==> inputs of branch onyx <==
## comp_mult_top
module comp_mult_top #(
parameter NO_MULT   = 4     ,  
parameter APB_BADDR = 0     ,  
parameter SYS_AW    = 16    ,  
parameter REG_DW    = 16       
)(
input                    clk         ,  
input                    rst_n       ,  
input      [ SYS_AW-1:0] apb_paddr   ,  
input                    apb_psel    ,  
input                    apb_penable ,  
input                    apb_pwrite  ,  
input      [REG_DW -1:0] apb_pwdata  ,  
output                   apb_pready  ,  
output reg [REG_DW -1:0] apb_prdata  ,  
output reg               apb_pslverr ,  
output reg               mem_ce      ,  
output reg               mem_we      ,  
output reg [SYS_AW -1:0] mem_addr    ,  
output reg [     8 -1:0] mem_wr_data ,  
input      [     8 -1:0] mem_rd_data    
);
localparam DWIDTH = 8 ;
localparam IDLE   = 2'b00;  
localparam RD_OPS = 2'b01;  
localparam WORK   = 2'b10;  
localparam WR_RES = 2'b11;  
reg  [       REG_DW -1:0] op1_addr      ;  
reg  [       REG_DW -1:0] op2_addr      ;  
reg  [       REG_DW -1:0] res_addr      ;  
reg  [       REG_DW -1:0] no_op         ;  
reg  [       REG_DW -1:0] cfg_start     ;  
reg  [       REG_DW -1:0] sts_stop      ;  
  ...
clock: 10.3 ns
lec_check: 0
abc_area: 1
cap_margin: 20
cell_pad_in_sites_detail_placement: 1
cell_pad_in_sites_global_placement: 2
core_aspect_ratio: 1.06
core_margin: 9
core_utilization: 40
cts_cluster_size: 88
gpl_timing_driven: 0
max_routing_layer: met5
min_routing_layer: met2
place_density_lb_addon: 0.16
slew_margin: 20
run.sh (not shown) runs the stock make flow with config.mk's settings and CLKGATE_MAP_FILE=.
==> branch lagoon: changes against branch onyx <==
- ABC_AREA: 1 -> not set
- CAP_MARGIN: 20 -> 40
- CELL_PAD_IN_SITES_DETAIL_PLACEMENT: 1 -> not set
- CORE_ASPECT_RATIO: 1.06 -> not set
- CORE_MARGIN: 9 -> 7
- CTS_CLUSTER_DIAMETER: not set -> 334
- CTS_CLUSTER_SIZE: 88 -> 41
- GPL_TIMING_DRIVEN: 0 -> not set
- MAX_ROUTING_LAYER: met5 -> not set
- MIN_ROUTING_LAYER: met2 -> not set
- PLACE_DENSITY_LB_ADDON: 0.16 -> not set
- TNS_END_PERCENT: not set -> 15
==> flow/constraint.sdc (replaced) <==
create_clock -name core_clock -period 10.0 [get_ports {clk}]
set_input_delay 2.0000 -clock core_clock [delete_from_list [all_inputs] [get_ports {clk}]]
set_output_delay 2.0000 -clock core_clock [all_outputs]
set_load 0.01 [all_outputs]
==> qor summary <==
|  | branch lagoon | branch onyx |
|---|---|---|
| Run status | no timing/DRC/antenna violations | no timing/DRC/antenna violations |
| Area share, top type | 0.214 | 0.198 |
| GRT met1 Usage | 0.266 | 0 |
| Late-Pin Clk Latency | 0.49 ns | 0.51 ns |
| And+or+nand+nor area frac | 0.165 | 0.268 |
| Met3 wire len | 1810 um | 31400 um |
| Worst path required time | 10.38 ns | 10.67 ns |
| Clock-pin transition on the worst setup and hold timing paths | 0.08 ns | 0.09 ns |
| Count of unique library cells instantiated by Yosys | 85 | 59 |
| Die height | 245 um | 266 um |
| Mi-comb count | 1922 | 2418 |
| Pre-Place Util | 0.406 | 0.406 |
| Synthesis-to-layout area growth | 11.5% | 11.0% |
| Power attributed to the clock group | 0.739 mW | 0.755 mW |
| Slew at the pin closest to its max-slew limit | 0.928 ns | 1.17 ns |
| Sequential portion of the cell area | 0.193 | 0.179 |
| Placed instance area | 23200 um^2 | 25000 um^2 |
| Footprint of the multi-input gates | 15300 um^2 | 15700 um^2 |

* * *

==> inputs of run A <==
comp_mult_top again, from the RTL that the note above started with.
==> flow/config.mk <==
export PLATFORM = sky130hd
export DESIGN_NAME = comp_mult_top
export DESIGN_NICKNAME = comp_mult_top
export VERILOG_FILES = /design/flow/design.v
export SDC_FILE = /design/flow/constraint.sdc
export NUM_CORES = 4
export LEC_CHECK = 0
export ABC_AREA = 0
export CAP_MARGIN = 5
export CELL_PAD_IN_SITES_DETAIL_PLACEMENT = 1
export CORE_MARGIN = 7
export CORE_UTILIZATION = 41
export CTS_CLUSTER_DIAMETER = 279
export CTS_CLUSTER_SIZE = 95
export GPL_ROUTABILITY_DRIVEN = 1
export GPL_TIMING_DRIVEN = 0
export HOLD_SLACK_MARGIN = 0.19
export MAX_ROUTING_LAYER = met4
export PLACE_DENSITY_LB_ADDON = 0.17
export SETUP_SLACK_MARGIN = 0.67
export SLEW_MARGIN = 40
==> flow/constraint.sdc <==
create_clock -name core_clock -period 9.98 [get_ports {clk}]
set_input_delay 1.9960 -clock core_clock [delete_from_list [all_inputs] [get_ports {clk}]]
set_output_delay 1.9960 -clock core_clock [all_outputs]
set_load 0.01 [all_outputs]
==> inputs of run D, as changes to run A <==
==> flow/config.mk (replaced) <==
export PLATFORM = sky130hd
export DESIGN_NAME = comp_mult_top
export DESIGN_NICKNAME = comp_mult_top
export VERILOG_FILES = /design/flow/design.v
export SDC_FILE = /design/flow/constraint.sdc
export NUM_CORES = 4
export LEC_CHECK = 0
export ABC_AREA = 1
export CAP_MARGIN = 25
export CORE_ASPECT_RATIO = 1.43
export CORE_MARGIN = 8
export CORE_UTILIZATION = 72
export CTS_CLUSTER_DIAMETER = 227
export CTS_CLUSTER_SIZE = 98
export GPL_ROUTABILITY_DRIVEN = 0
export GPL_TIMING_DRIVEN = 1
export HOLD_SLACK_MARGIN = 0.19
export PLACE_DENSITY_LB_ADDON = 0.3
export SLEW_MARGIN = 5
export TNS_END_PERCENT = 20
==> results <==
Against run D, the routed wire length of run A is smaller by about 4.5%.
Global-route usage: run A is lower than run D (13 points).
Of run A and run D, run D has the higher via count (gap about 20%, measured against run D).
Against run D, the utilization of run A is lower by 32 points.
In run D the register-to-register slack is higher than in run A, by 0.47 ns.
In run A the clock-buffer cell count is higher than in run D, by 1.
Between run A and run D, the lower die size is in run D (gap about 53%, measured against run D).
Sequential share of layout area: run D is lower than run A (0.65 points).
Of run A and run D, run D has the higher critical path depth (gap 13).
==> figures <==
metric	run D	run A
Starting Density	0.7307	0.4160
Number of unique standard cell types used by synthesis	59	85
Library cell contributing the largest single delay on the critical path	clkdlybuf4s50_1	or4b_4
Number of buffers added on ports	87	85
Status	complete, no violations	complete, no violations
Worst-case vdd ir drop	93.47 uV	142.4 uV
Flop share of the area	0.1842	0.1907
Total Power	0.001613 W	0.002658 W
Buffers outside the clock class	102	193
Area after detailed placement	0.02439 mm2	0.02320 mm2
Area of the multi-input gates	0.01567 mm2	0.01556 mm2
GR met2 Demand/Resource	0.6540	0.4169
Syn-to-layout area delta	7.860%	12.95%
Register-to-register path setup slack	1.58 ns	1.11 ns
Sequential area share after synthesis	0.1987	0.2154
Combinational power	0.000174 W	0.00114 W
DP HPWL	55490 um	55110 um
Leakage power total	14.08 nW	11.63 nW
Worst-skew pair later-pin latency	0.47 ns	0.50 ns

* * *

==> run M: inputs <==
Starting RTL as in the previous note.
Settings: LEC_CHECK=0, CAP_MARGIN=20, CORE_MARGIN=2, CORE_UTILIZATION=16, MAX_ROUTING_LAYER=met4, MIN_ROUTING_LAYER=met2, PLACE_DENSITY_LB_ADDON=0.04, SLEW_MARGIN=20; clock period 10.0 ns.
==> inputs of run P, as changes to run M <==
Settings changed: CORE_ASPECT_RATIO from default to 1.76, HOLD_SLACK_MARGIN from default to 0.25, MAX_ROUTING_LAYER met4 to met5, PLACE_DENSITY_LB_ADDON 0.04 to 0.21, SLEW_MARGIN 20 to 15, TNS_END_PERCENT from default to 45.
==> inputs of run C, as changes to run M <==
Settings changed: CORE_UTILIZATION 16 to 52, MAX_ROUTING_LAYER met4 to default, MIN_ROUTING_LAYER met2 to default, PLACE_DENSITY_LB_ADDON 0.04 to default.
==> flow/constraint.sdc (replaced) <==
create_clock -name core_clock -period 5.52 [get_ports {clk}]
set_input_delay 1.1040 -clock core_clock [delete_from_list [all_inputs] [get_ports {clk}]]
set_output_delay 1.1040 -clock core_clock [all_outputs]
set_load 0.01 [all_outputs]
==> inputs of run B, as changes to run M <==
Settings changed: CAP_MARGIN 20 to 15, CELL_PAD_IN_SITES_GLOBAL_PLACEMENT from default to 0, CORE_UTILIZATION 16 to 57, CTS_CLUSTER_DIAMETER from default to 334, CTS_CLUSTER_SIZE from default to 100, MAX_ROUTING_LAYER met4 to default, MIN_ROUTING_LAYER met2 to default, PLACE_DENSITY from default to 0.89, PLACE_DENSITY_LB_ADDON 0.04 to default, TNS_END_PERCENT from default to 10.
==> results <==
Run B produced a clean layout. Run M went through all stages and came out clean. Run P finished clean. Run C ran to the end with violations: negative setup slack. Of run M and run B, run B has the higher register-to-register slack (gap 70 ps). Total power: run B < run P < run M < run C. In synthesized cell count, run P and run M do not differ. Between run P and run C, the lower core utilization is in run P (gap 49 points). Hold slack: run M > run B > run C > run P. The highest clock skew belongs to run B, the lowest to run C. Against run M, the sequential share of layout area of run P is higher by 0.10 points. Of run C and run M, run C has the higher combinational power (gap 140%, measured against run M). Against run C, the critical path depth of run M is lower by 1. In synthesized area, run B and run C do not differ.
==> figures <==
quantity	run B	run P	run M	run C
Number of buffers inserted by post-CTS setup repair	0	0	0	25
Critical path origin	mem_rd_data[0]	mem_rd_data[2]	mem_rd_data[0]	mem_rd_data[3]
Met1 Usage GRT	0.3510	0	0	0.3569
Design Power	2.535 mW	2.630 mW	2.755 mW	5.682 mW
Overall chip area	39080 sq um	136700 sq um	136600 sq um	42760 sq um
Leakage power	11.48 nW	11.59 nW	11.62 nW	13.57 nW
Largest net degree at the start of global routing	84	68	85	106
Maximum fanout count along the critical path	10	4	12	5
Number of well-tap cells placed	468	1710	1768	532
Total number of warnings across the stage logs	41	41	41	46
Antenna violations before repair	0	0	1	0
Setup repair after global routing missed its margin	no	no	no	yes
Total power divided by cell area	108.4 nW/um^2	104.7 nW/um^2	109.0 nW/um^2	206.3 nW/um^2
Status	no timing/DRC/antenna violations	no timing/DRC/antenna violations	no timing/DRC/antenna violations	failed layout checks
Reasons for failing layout checks	-	-	-	negative setup slack
Amount of wire on met3 after detailed routing	4.175 mm	25.48 mm	35.78 mm	2.700 mm
Fraction of area in multi-input gates	0.6556	0.6095	0.6073	0.5999
Worst-skew pair later-pin latency	470 ps	510 ps	530 ps	490 ps
Via count of the first global-routing pass	19030	26790	28890	19310
Most utilized layer in the global route result	met2	met2	met3	met2
Starting DRC count in detailed routing	1439	3575	2376	1028
Drt via density	6.186	5.688	5.614	5.481
Power is estimated from default activity; no workload was simulated.
